// array_mult_top
module array_mult_top (
    input             clk,
    input      [15:0] a,
    input      [15:0] b,
    output reg [31:0] p
);
Size in the first run: about 680 cells after synthesis, ~64 flip-flops, ~65 I/O pins, about 8200 um^2 of cells after synthesis.
clock: 11.0 ns
lec_check: 0
abc_area: 0
cap_margin: 20
core_margin: 2
core_utilization: 68
cts_cluster_diameter: 383
cts_cluster_size: 50
place_density_lb_addon: 0.07
setup_slack_margin: 3.25
slew_margin: 20
run.sh (not shown) runs the stock make flow with config.mk's settings and CLKGATE_MAP_FILE=.
The first run completed, yet does not pass: setup timing.
Then changed:
ABC_AREA = 1   (was 0)
CTS_CLUSTER_DIAMETER = default   (was 383)
CTS_CLUSTER_SIZE = default   (was 50)
PLACE_DENSITY = 0.6   (was default)
PLACE_DENSITY_LB_ADDON = default   (was 0.07)
SETUP_SLACK_MARGIN = default   (was 3.25)
clock period = 24.6 ns   (was 11.0 ns; I/O delays follow)
This time the run finished with timing, DRC and antenna clean.
Critical path depth came out higher by 3.
Final area is lower by 4.2%.
Worst setup slack is better by 12 ns.

---

== job 4385 ==
Starting RTL as in the previous note.
Settings: LEC_CHECK=0, CAP_MARGIN=10, CORE_MARGIN=2, CORE_UTILIZATION=70, CTS_CLUSTER_SIZE=15, SETUP_SLACK_MARGIN=-0.84, SLEW_MARGIN=20; clock period 9.2 ns.
What the final checks of job 4385 revealed, after a flow that finished every stage, was a layout that fails on negative setup slack.
Here is what was changed in the inputs of job 2571 compared with job 4385.
- CTS_CLUSTER_DIAMETER: unset -> 380
- HOLD_SLACK_MARGIN: unset -> 0.29
- SETUP_SLACK_MARGIN: -0.84 -> -0.56
- CAP_MARGIN: 10 -> 5
## What came out
- Not one of job 2571 and job 4385 finished clean.
- Job 2571 finished every stage; the final checks, however, were not passed, the failures being negative setup slack.
- [flow] job 4385 | stages: complete | final checks: fail | reason: negative setup slack
- Critical path depth in cells, job 2571 vs job 4385: down by a few percent
- On wire length, the lower figure sits with job 4385, not job 2571.
- Global placement routability congestion: job 4385 vs job 2571, no meaningful difference
- As far as maximum operating frequency is concerned, job 4385 and job 2571 perform about the same.
- On total buffers and inverters traversed by the critical path: job 2571 sits below job 4385.
- Status: worst setup slack parity (job 4385, job 2571)

---

== run 1 ==
The RTL this note starts from:
==> flow/design.v <==
`timescale 1ns/1ps
module array_mult_top (
    input             clk,
    input      [15:0] a,
    input      [15:0] b,
    output reg [31:0] p
);
    reg  [15:0] a_q, b_q;
    wire [31:0] prod;
    array_multiplier u_mult (
        .in_A(a_q),
        .in_B(b_q),
        .prod_out(prod)
    );
    always @(posedge clk) begin
        a_q <= a;
        b_q <= b;
        p   <= prod;
    end
endmodule

`timescale 1ns/1ps
module array_multiplier (
    input  [15:0] in_A,
    input  [15:0] in_B,
    output [31:0] prod_out
);
    wire [15:0] pp [15:0];   
    genvar i, j;
    generate
        for (i = 0; i < 16; i = i + 1) begin : GEN_PP_ROW
            for (j = 0; j < 16; j = j + 1) begin : GEN_PP_COL
                assign pp[i][j] = in_A[j] & in_B[i];
            end
        end
    endgenerate
    wire [31:0] row_sum [15:0];
    wire [31:0] row_carry [15:0];
    assign row_sum[0]   = {16'b0, pp[0]};
    assign row_carry[0] = 32'b0;
    genvar r;
    generate
        for (r = 1; r < 16; r = r + 1) begin : ADDER_ROWS
            wire [31:0] shifted_pp = { {16 - r{1'b0}}, pp[r], {r{1'b0}} };
            adder32 ADD_STAGE (
                .in_a(row_sum[r-1]),
                .in_b(shifted_pp),
                .cin(1'b0),
                .sum(row_sum[r]),
                .cout(row_carry[r])
            );
        end
    endgenerate
    assign prod_out = row_sum[15];
endmodule
module adder32 (
    input  [31:0] in_a,
    input  [31:0] in_b,
    input         cin,
    output [31:0] sum,
    output        cout
);
    wire [31:0] carry;
    genvar k;
    full_adder FA0 (.a(in_a[0]), .b(in_b[0]), .cin(cin), .sum(sum[0]), .cout(carry[0]));
    generate
        for (k = 1; k < 32; k = k + 1) begin : FA_CHAIN
            full_adder FAi (.a(in_a[k]), .b(in_b[k]), .cin(carry[k-1]), .sum(sum[k]), .cout(carry[k]));
        end
    endgenerate
    assign cout = carry[31];
endmodule
module full_adder (
    input  a,
    input  b,
    input  cin,
    output sum,
    output cout
);
    assign sum  = a ^ b ^ cin;
    assign cout = (a & b) | (b & cin) | (a & cin);
endmodule
clock: 12.0 ns
lec_check: 0
cap_margin: 20
core_margin: 9
core_utilization: 17
cts_cluster_diameter: 96
cts_cluster_size: 40
gpl_routability_driven: 1
gpl_timing_driven: 0
min_routing_layer: met2
place_density: 0.91
setup_slack_margin: 1.17
slew_margin: 25
tns_end_percent: 75
Run 1: complete, dirty (setup timing)
The following lists how run 2 was set up differently from run 1:
- a deleted CTS_CLUSTER_DIAMETER that had been 96
- a deleted MIN_ROUTING_LAYER that had been met2
- a deleted CTS_CLUSTER_SIZE that had been 40
- an added PLACE_DENSITY_LB_ADDON of 0.01
- a change of CORE_UTILIZATION from 17 to 71
- a deleted PLACE_DENSITY that had been 0.91
- a deleted SETUP_SLACK_MARGIN that had been 1.17
- a deleted GPL_TIMING_DRIVEN that had been 0
- a deleted GPL_ROUTABILITY_DRIVEN that had been 1
- a change of SLEW_MARGIN from 25 to 20
- a change of CORE_MARGIN from 9 to 2
- a deleted TNS_END_PERCENT that had been 75
- a change of the clock period (ns, I/O delays scaled along) from 12.0 to 16.1
[summary]
Status run 1: flow complete, layout not clean - setup timing
Run 2: flow complete, layout not clean; failing: setup timing
Relative to run 1, the fraction of standard cell area that is sequential of run 2 is higher by 0.99 points.
Run 1 → run 2: final setup violation count saw a decrease; core box area fell by 76%; final standard cell utilization of the core climbed 62 points; via count down 1,684.
Input-level comparison between run 3 and run 2:
- SETUP_SLACK_MARGIN: unset -> 2.31
- CTS_CLUSTER_DIAMETER: unset -> 193
- CTS_CLUSTER_SIZE: unset -> 32
- PLACE_DENSITY_LB_ADDON: 0.01 -> 0.28
[summary]
To summarise run 3: no stage aborted, but the layout did not pass its checks, failing on setup timing. Summary of run 3 over run 2: setup slack after layout shows a reduction of 0.087 ns. Delta (run 3 minus run 2): sequential fraction of total cell area ~0 delta; portion of the clock cycle consumed by the worst path in the final layout picked up an extra 0.54 points; number of gates resized after cts increased 1.
#### Input delta (run 4 over run 3)
- PLACE_DENSITY newly set to 0.6
- CORE_UTILIZATION changed from 71 to 40
- CTS_CLUSTER_SIZE removed (was 32)
- CTS_CLUSTER_DIAMETER removed (was 193)
- PLACE_DENSITY_LB_ADDON removed (was 0.28)
- SETUP_SLACK_MARGIN removed (was 2.31)
- the clock period (ns, I/O delays scaled along) changed from 16.1 to 20.0
Run 4 has completed all stages; timing, DRC and antenna checks passed. What run 3 reported for post-DP HPWL has to be multiplied by 0.926 to get the figure for run 4. Count of plain and timing-repair buffers in the layout: run 4 and run 3 compared, higher one is run 3. Diff run 3 -> run 4: clock skew now sits at about the same level.
